## v42
==> flow/design.v (excerpt) <==
module my_top_architecture (
    input clock,
    input resetn,
    input tunning,  
    input mode_switch,  
    input increment_button,  
    output wire [47:0] segment_out
);
wire [31:0] main_counter;
wire [31:0] seconds_counter;
wire [31:0] minutes_counter;
wire [31:0] hours_counter;
wire enable_seconds_counter;
wire enable_minutes_counter;
wire enable_hours_counter;
wire increment_signal;  
edge_detector edge_detector_inst (
    .clock(clock),
    .resetn(resetn),
    .increment_button(increment_button),
    .tunning(tunning),
    .increment_signal(increment_signal)
);
my_counter #(
    .counter_size(31),
    .counter_limit(32'd999)  
) main_counter_inst (
    .clock(clock),
    .resetn(resetn),
    .enable(1'b1),  
    .counter(main_counter)
);
my_signal_pulse #(
    .signal_period_one(32'd999)  
) my_signal_pulse_inst (
    .clock(clock),
    .resetn(resetn),
    .counter(main_counter),
    .signal_gen(enable_seconds_counter)  
);
my_counter #(
    .counter_size(31),
    .counter_limit(32'd59)  
) seconds_counter_inst (
    .clock(clock),
    .resetn(resetn),
    .enable(enable_seconds_counter && !tunning),  
    .counter(seconds_counter)
);
  ...
==> flow/config.mk <==
export PLATFORM = sky130hd
export DESIGN_NAME = my_top_architecture
export DESIGN_NICKNAME = my_top_architecture
export VERILOG_FILES = /design/flow/design.v
export SDC_FILE = /design/flow/constraint.sdc
export NUM_CORES = 4
export LEC_CHECK = 0
export ABC_AREA = 1
export CAP_MARGIN = 20
export CORE_MARGIN = 2
export CORE_UTILIZATION = 61
export GPL_ROUTABILITY_DRIVEN = 1
export MAX_ROUTING_LAYER = met5
export MIN_ROUTING_LAYER = met1
export PLACE_DENSITY_LB_ADDON = 0.05
export SLEW_MARGIN = 5
==> flow/constraint.sdc <==
create_clock -name core_clock -period 3.5 [get_ports {clock}]
set_input_delay 0.7000 -clock core_clock [delete_from_list [all_inputs] [get_ports {clock}]]
set_output_delay 0.7000 -clock core_clock [all_outputs]
set_load 0.01 [all_outputs]
run.sh (not shown) runs the stock make flow with config.mk's settings and CLKGATE_MAP_FILE=.
v42 did not finish; a tool error ended it in global routing.
Changes in v20 relative to v42:
diff --git a/flow/config.mk b/flow/config.mk
--- a/flow/config.mk
+++ b/flow/config.mk
@@ -11,6 +11,3 @@
-export CORE_UTILIZATION = 61
-export GPL_ROUTABILITY_DRIVEN = 1
-export MAX_ROUTING_LAYER = met5
-export MIN_ROUTING_LAYER = met1
-export PLACE_DENSITY_LB_ADDON = 0.05
-export SLEW_MARGIN = 5
+export CORE_UTILIZATION = 72
+export PLACE_DENSITY = 0.6
+export SLEW_MARGIN = 20
==> flow/constraint.sdc <==
create_clock -name core_clock -period 16.5 [get_ports {clock}]
set_input_delay 3.3000 -clock core_clock [delete_from_list [all_inputs] [get_ports {clock}]]
set_output_delay 3.3000 -clock core_clock [all_outputs]
set_load 0.01 [all_outputs]
--- outcome ---
- v20 went all the way through synthesis, placement and routing and the layout is clean on timing, DRC and antenna.
- Relative to v42, the number of placement rows of v20 is lower by about 8%.
- Post-cts gate resize count on v20 is down relative to v42.
- v20 improves on v42 in core box area.
- Against v42 as the reference, v20 delivers a lower post-CTS setup buffer count.
Modified inputs, v55 compared to v20
diff --git a/flow/config.mk b/flow/config.mk
--- a/flow/config.mk
+++ b/flow/config.mk
@@ -11,0 +12 @@
+export CTS_CLUSTER_DIAMETER = 98
==> flow/constraint.sdc <==
create_clock -name core_clock -period 10.3 [get_ports {clock}]
set_input_delay 2.0600 -clock core_clock [delete_from_list [all_inputs] [get_ports {clock}]]
set_output_delay 2.0600 -clock core_clock [all_outputs]
set_load 0.01 [all_outputs]
==> results <==
- As far as number of core rows goes, v20 and v55 are indistinguishable; the numbers are identical.
- On number of I/O port buffers, v20 and v55 are neck and neck.
- In v55 the post-placement setup slack turned out 6.05 ns lower than in v20.
- When v55 is measured against v20, its number of cells upsized or downsized after cts turns out 372 higher.
- v20 | stages: all done | timing, DRC, antenna: all pass
- v55 did not finish; the tool stopped in global routing with error DPL-0038.
- From v20 to v55 the numbers moved as follows: core utilization before placement level, area of placed instances went up about 4.3%.
- Diff v20..v55 | total standard cell area after synthesis | unchanged
- | detailed placement HPWL | higher: v55 |
- | number of cells in the design after placement | lower: v20 |
- Comparing v55 against v20, there is no change at all in chip area estimate from yosys synthesis.
